==> yarrow: inputs <==
==> flow/design.v <==
`timescale 1ns / 1ps
module md5_operation(input [1:0] round, input [3:0] phase, input [511:0] message, input [127:0] current_state, output [127:0] next_state);
	assign next_state = {current_state[31:0], round_operation(round, phase, message, current_state), current_state[95:32]};
	function [4:0] S(input [1:0] round, input [3:0] phase);
		case({round,phase[1:0]})
			4'b00_00: S = 5'd7;
			4'b00_01: S = 5'd12;
			4'b00_10: S = 5'd17;
			4'b00_11: S = 5'd22;
			4'b01_00: S = 5'd5;
			4'b01_01: S = 5'd9;
			4'b01_10: S = 5'd14;
			4'b01_11: S = 5'd20;
			4'b10_00: S = 5'd4;
			4'b10_01: S = 5'd11;
			4'b10_10: S = 5'd16;
			4'b10_11: S = 5'd23;
			4'b11_00: S = 5'd6;
			4'b11_01: S = 5'd10;
			4'b11_10: S = 5'd15;
			4'b11_11: S = 5'd21;
		endcase
	endfunction
	function [3:0] K(input [1:0] round, input [3:0] phase);
		case( {round, phase} )
			6'b00_0000: K = 4'd0; 
			6'b00_0001: K = 4'd1; 
			6'b00_0010: K = 4'd2; 
			6'b00_0011: K = 4'd3; 
			6'b00_0100: K = 4'd4; 
			6'b00_0101: K = 4'd5; 
			6'b00_0110: K = 4'd6; 
			6'b00_0111: K = 4'd7; 
			6'b00_1000: K = 4'd8; 
			6'b00_1001: K = 4'd9; 
			6'b00_1010: K = 4'd10; 
			6'b00_1011: K = 4'd11; 
			6'b00_1100: K = 4'd12; 
			6'b00_1101: K = 4'd13; 
			6'b00_1110: K = 4'd14; 
			6'b00_1111: K = 4'd15; 
			6'b01_0000: K = 4'd1; 
			6'b01_0001: K = 4'd6; 
			6'b01_0010: K = 4'd11; 
			6'b01_0011: K = 4'd0; 
			6'b01_0100: K = 4'd5; 
			6'b01_0101: K = 4'd10; 
			6'b01_0110: K = 4'd15; 
			6'b01_0111: K = 4'd4; 
			6'b01_1000: K = 4'd9; 
			6'b01_1001: K = 4'd14; 
			6'b01_1010: K = 4'd3; 
			6'b01_1011: K = 4'd8; 
			6'b01_1100: K = 4'd13; 
			6'b01_1101: K = 4'd2; 
			6'b01_1110: K = 4'd7; 
			6'b01_1111: K = 4'd12; 
			6'b10_0000: K = 4'd5; 
			6'b10_0001: K = 4'd8; 
			6'b10_0010: K = 4'd11; 
			6'b10_0011: K = 4'd14; 
			6'b10_0100: K = 4'd1; 
			6'b10_0101: K = 4'd4; 
			6'b10_0110: K = 4'd7; 
			6'b10_0111: K = 4'd10; 
			6'b10_1000: K = 4'd13; 
			6'b10_1001: K = 4'd0; 
			6'b10_1010: K = 4'd3; 
			6'b10_1011: K = 4'd6; 
			6'b10_1100: K = 4'd9; 
			6'b10_1101: K = 4'd12; 
			6'b10_1110: K = 4'd15; 
			6'b10_1111: K = 4'd2; 
			6'b11_0000: K = 4'd0; 
			6'b11_0001: K = 4'd7; 
			6'b11_0010: K = 4'd14; 
			6'b11_0011: K = 4'd5; 
			6'b11_0100: K = 4'd12; 
			6'b11_0101: K = 4'd3; 
			6'b11_0110: K = 4'd10; 
			6'b11_0111: K = 4'd1; 
			6'b11_1000: K = 4'd8; 
			6'b11_1001: K = 4'd15; 
			6'b11_1010: K = 4'd6; 
			6'b11_1011: K = 4'd13; 
			6'b11_1100: K = 4'd4; 
			6'b11_1101: K = 4'd11; 
			6'b11_1110: K = 4'd2; 
			default:    K = 4'd9; 
		endcase
	endfunction
	function [31:0] T(input [1:0] round, input [3:0] phase);
		case( {round, phase} )
			6'b00_0000: T = 32'hd76aa478;
			6'b00_0001: T = 32'he8c7b756;
			6'b00_0010: T = 32'h242070db;
			6'b00_0011: T = 32'hc1bdceee;
			6'b00_0100: T = 32'hf57c0faf;
			6'b00_0101: T = 32'h4787c62a;
			6'b00_0110: T = 32'ha8304613;
			6'b00_0111: T = 32'hfd469501;
			6'b00_1000: T = 32'h698098d8;
			6'b00_1001: T = 32'h8b44f7af;
			6'b00_1010: T = 32'hffff5bb1;
			6'b00_1011: T = 32'h895cd7be;
			6'b00_1100: T = 32'h6b901122;
			6'b00_1101: T = 32'hfd987193;
			6'b00_1110: T = 32'ha679438e;
			6'b00_1111: T = 32'h49b40821;
			6'b01_0000: T = 32'hf61e2562;
			6'b01_0001: T = 32'hc040b340;
			6'b01_0010: T = 32'h265e5a51;
			6'b01_0011: T = 32'he9b6c7aa;
			6'b01_0100: T = 32'hd62f105d;
			6'b01_0101: T = 32'h02441453;
			6'b01_0110: T = 32'hd8a1e681;
			6'b01_0111: T = 32'he7d3fbc8;
			6'b01_1000: T = 32'h21e1cde6;
			6'b01_1001: T = 32'hc33707d6;
			6'b01_1010: T = 32'hf4d50d87;
			6'b01_1011: T = 32'h455a14ed;
			6'b01_1100: T = 32'ha9e3e905;
			6'b01_1101: T = 32'hfcefa3f8;
			6'b01_1110: T = 32'h676f02d9;
			6'b01_1111: T = 32'h8d2a4c8a;
			6'b10_0000: T = 32'hfffa3942;
			6'b10_0001: T = 32'h8771f681;
			6'b10_0010: T = 32'h6d9d6122;
			6'b10_0011: T = 32'hfde5380c;
			6'b10_0100: T = 32'ha4beea44;
			6'b10_0101: T = 32'h4bdecfa9;
			6'b10_0110: T = 32'hf6bb4b60;
			6'b10_0111: T = 32'hbebfbc70;
			6'b10_1000: T = 32'h289b7ec6;
			6'b10_1001: T = 32'heaa127fa;
			6'b10_1010: T = 32'hd4ef3085;
			6'b10_1011: T = 32'h04881d05;
			6'b10_1100: T = 32'hd9d4d039;
			6'b10_1101: T = 32'he6db99e5;
			6'b10_1110: T = 32'h1fa27cf8;
			6'b10_1111: T = 32'hc4ac5665;
			6'b11_0000: T = 32'hf4292244;
			6'b11_0001: T = 32'h432aff97;
			6'b11_0010: T = 32'hab9423a7;
			6'b11_0011: T = 32'hfc93a039;
			6'b11_0100: T = 32'h655b59c3;
			6'b11_0101: T = 32'h8f0ccc92;
			6'b11_0110: T = 32'hffeff47d;
			6'b11_0111: T = 32'h85845dd1;
			6'b11_1000: T = 32'h6fa87e4f;
			6'b11_1001: T = 32'hfe2ce6e0;
			6'b11_1010: T = 32'ha3014314;
			6'b11_1011: T = 32'h4e0811a1;
			6'b11_1100: T = 32'hf7537e82;
			6'b11_1101: T = 32'hbd3af235;
			6'b11_1110: T = 32'h2ad7d2bb;
			6'b11_1111: T = 32'heb86d391;
			default:    T = 32'hxxxxxxxx;
		endcase
	endfunction
	function [31:0] round_operation(input [1:0] round, input [3:0] phase, input [511:0] message, input [127:0] current_state);
		reg [31:0] a, b, c, d;
		reg [31:0] before_shift;
		begin
			{a, b, c, d} = current_state;
			case(round)
				2'b00:   before_shift = (b&c | ~b&d);    
				2'b01:   before_shift = (b&d | c& ~d);   
				2'b10:   before_shift = (b ^ c ^ d);     
				default: before_shift = (c ^ (b | ~d));  
			endcase
			before_shift = before_shift + a + message[480-32*K(round,phase) +: 32] + T(round, phase);
			round_operation = b + ((before_shift << S(round, phase)) | (before_shift >> (32-S(round, phase))));
		end
	endfunction
endmodule
`timescale 1ns / 1ps
module md5_iter(output wire [127:0] digest_o, output reg valid, output reg [63:0] value, input clk, rst, input [63:0] message, input new_message);
	reg [1:0] round;
	reg [3:0] phase;
	reg [127:0] digest;
	wire [511:0] padded_message;
	reg [127:0] current_state;
	wire [127:0] next_state;
	reg idle;
	always @ (posedge clk) begin
		if( rst ) begin
			round <= 2'd0;
			phase <= 4'd0;
			valid <= 1'b0;
			current_state <= {32'h67452301, 32'hefcdab89, 32'h98badcfe, 32'h10325476};
			digest <= 128'd0;
			value <= 128'd0;
			idle <= 1'b1;
		end
		else begin
			if( idle ) begin
				round <= 2'd0;
				phase <= 4'd0;
				current_state <= {32'h67452301, 32'hefcdab89, 32'h98badcfe, 32'h10325476};
				idle <= ~new_message;
				if( new_message ) begin
					value <= message;
					valid <= 1'b0;
					digest <= 128'd0;
				end
			end
			else begin
				phase <= phase + 4'd1;
				if( phase == 4'd15 ) begin
					round <= round + 2'd1;
					if( round == 2'd3 ) begin
						valid <= 1'b1;
						digest <= {next_state[127:96]+32'h67452301, next_state[95:64]+32'hefcdab89,  next_state[63:32]+32'h98badcfe, next_state[31:0]+32'h10325476};
						idle <= 1'b1;
					end
				end
				current_state <= next_state;
			end
		end
	end
	md5_operation md50(.round(round), .phase(phase), .message(padded_message), .current_state(current_state), .next_state(next_state));
    assign digest_o[127:96] = {digest[103:96], digest[111:104], digest[119:112], digest[127:120]};
	assign digest_o[95:64] =  {digest[71:64], digest[79:72], digest[87:80], digest[95:88]};
	assign digest_o[63:32] =  {digest[39:32], digest[47:40], digest[55:48], digest[63:56]};
	assign digest_o[31:0] =  {digest[7:0], digest[15:8], digest[23:16], digest[31:24]};
	assign padded_message = {
		message[39:32], message[47:40], message[55:48], message[63:56],
		message[7:0], message[15:8], message[23:16], message[31:24],
		24'd0, 8'b10000000, 352'd0, 24'd0, 8'd64, 32'd0};
endmodule
==> flow/run.sh <==
#!/bin/bash
# the make line also repeats each setting of config.mk as NAME=value (left out here)
make -C /OpenROAD-flow-scripts/flow DESIGN_CONFIG=/design/flow/config.mk WORK_HOME=/design/flow/orfs CLKGATE_MAP_FILE= finish
==> flow/config.mk <==
export PLATFORM = sky130hd
export DESIGN_NAME = md5_iter
export DESIGN_NICKNAME = md5_iter
export VERILOG_FILES = /design/flow/design.v
export SDC_FILE = /design/flow/constraint.sdc
export NUM_CORES = 4
export LEC_CHECK = 0
export CAP_MARGIN = 20
export CORE_MARGIN = 2
export CORE_UTILIZATION = 40
export CTS_CLUSTER_DIAMETER = 103
export MAX_ROUTING_LAYER = met4
export PLACE_DENSITY = 0.51
export SLEW_MARGIN = 20
==> flow/constraint.sdc <==
create_clock -name core_clock -period 10.0 [get_ports {clk}]
set_input_delay 2.0000 -clock core_clock [delete_from_list [all_inputs] [get_ports {clk}]]
set_output_delay 2.0000 -clock core_clock [all_outputs]
set_load 0.01 [all_outputs]
==> ember: changes against yarrow <==
Settings changed: ABC_AREA set to 1, CORE_ASPECT_RATIO set to 0.5, CORE_UTILIZATION 40 to 72, CTS_CLUSTER_DIAMETER 103 to 398, CTS_CLUSTER_SIZE set to 98, MAX_ROUTING_LAYER met4 to not set, PLACE_DENSITY 0.51 to not set, SETUP_SLACK_MARGIN set to 1.69, SLEW_MARGIN 20 to 40, TNS_END_PERCENT set to 10.
==> flow/constraint.sdc (replaced) <==
create_clock -name core_clock -period 5.8 [get_ports {clk}]
set_input_delay 1.1600 -clock core_clock [delete_from_list [all_inputs] [get_ports {clk}]]
set_output_delay 1.1600 -clock core_clock [all_outputs]
set_load 0.01 [all_outputs]
==> sierra: changes against yarrow <==
Settings changed: ABC_AREA set to 1, CELL_PAD_IN_SITES_GLOBAL_PLACEMENT set to 0, CORE_UTILIZATION 40 to 50, CTS_CLUSTER_DIAMETER 103 to not set, GPL_ROUTABILITY_DRIVEN set to 1, GPL_TIMING_DRIVEN set to 1, MAX_ROUTING_LAYER met4 to met5, PLACE_DENSITY 0.51 to 0.72, SETUP_SLACK_MARGIN set to 1.06.
==> flow/constraint.sdc (replaced) <==
create_clock -name core_clock -period 7.45 [get_ports {clk}]
set_input_delay 1.4900 -clock core_clock [delete_from_list [all_inputs] [get_ports {clk}]]
set_output_delay 1.4900 -clock core_clock [all_outputs]
set_load 0.01 [all_outputs]
==> nickel: changes against yarrow <==
Settings changed: ABC_AREA set to 0, CAP_MARGIN 20 to 40, CELL_PAD_IN_SITES_GLOBAL_PLACEMENT set to 2, CORE_UTILIZATION 40 to 33, CTS_CLUSTER_DIAMETER 103 to not set, CTS_CLUSTER_SIZE set to 45, GPL_ROUTABILITY_DRIVEN set to 1, GPL_TIMING_DRIVEN set to 0, HOLD_SLACK_MARGIN set to -0.03, PLACE_DENSITY 0.51 to 0.72, TNS_END_PERCENT set to 75.
==> flow/constraint.sdc (replaced) <==
create_clock -name core_clock -period 7.45 [get_ports {clk}]
set_input_delay 1.4900 -clock core_clock [delete_from_list [all_inputs] [get_ports {clk}]]
set_output_delay 1.4900 -clock core_clock [all_outputs]
set_load 0.01 [all_outputs]
==> results <==
Buffer count from post-CTS setup fixing: nickel 147; sierra 58; ember -; yarrow 1
Compound-cell area share of the yosys netlist: nickel 25.5%; sierra 21.6%; ember 21.6%; yarrow 25.5%
R2R cell count: nickel 39; sierra 56; ember -; yarrow 42
Core box area: nickel 83400 um2; sierra 52900 um2; ember 36400 um2; yarrow 68600 um2
Start of the worst register-to-register path: nickel phase[0]; sierra phase[1]; ember -; yarrow phase[0]
Nonclk inv count: nickel 144; sierra 482; ember -; yarrow 144
CTS root buffer: nickel sky130_fd_sc_hd__clkbuf_16; sierra sky130_fd_sc_hd__clkbuf_16; ember -; yarrow sky130_fd_sc_hd__clkbuf_16
Worst setup path category: nickel register to register; sierra register to register; ember -; yarrow input pin to register
Die Footprint: nickel 86300 um2; sierra 55600 um2; ember 39000 um2; yarrow 71400 um2
Number of inserted diodes: nickel 1; sierra 7; ember -; yarrow 0
Result of the run: nickel finished with violations; sierra finished with violations; ember aborted with a tool error; yarrow finished clean
Failing step: nickel -; sierra -; ember detailed placement; yarrow -
Reasons for failing layout checks: nickel setup timing; sierra antenna rules, setup timing; ember -; yarrow -
Final RePlAce weighted congestion: nickel 1.00; sierra 1.15; ember 1.37; yarrow 0.987
Number of buffers added to fix hold violations after cts: nickel 0; sierra 0; ember -; yarrow 0
Critical path depth: nickel 39; sierra 56; ember -; yarrow 36
Synthesized netlist net count: nickel 4011; sierra 4611; ember 4611; yarrow 4011
Crit-path slowest cell: nickel sky130_fd_sc_hd__nor2_1; sierra sky130_fd_sc_hd__fa_1; ember -; yarrow sky130_fd_sc_hd__clkdlybuf4s50_1
GRT Util Overall: nickel 34.0%; sierra 46.7%; ember -; yarrow 36.0%
TritonCTS Sinks: nickel 328; sierra 328; ember -; yarrow 328
Layout fillers: nickel 8494; sierra 3955; ember -; yarrow 6697
Routed vias: nickel 31.5k; sierra 37.4k; ember -; yarrow 31.1k
Unrepaired setup endpoints after global routing: nickel true; sierra true; ember -; yarrow true
Cells in synth_stat.txt: nickel 3790; sierra 4390; ember 4390; yarrow 3790
Num tapcells: nickel 1080; sierra 688; ember -; yarrow 931
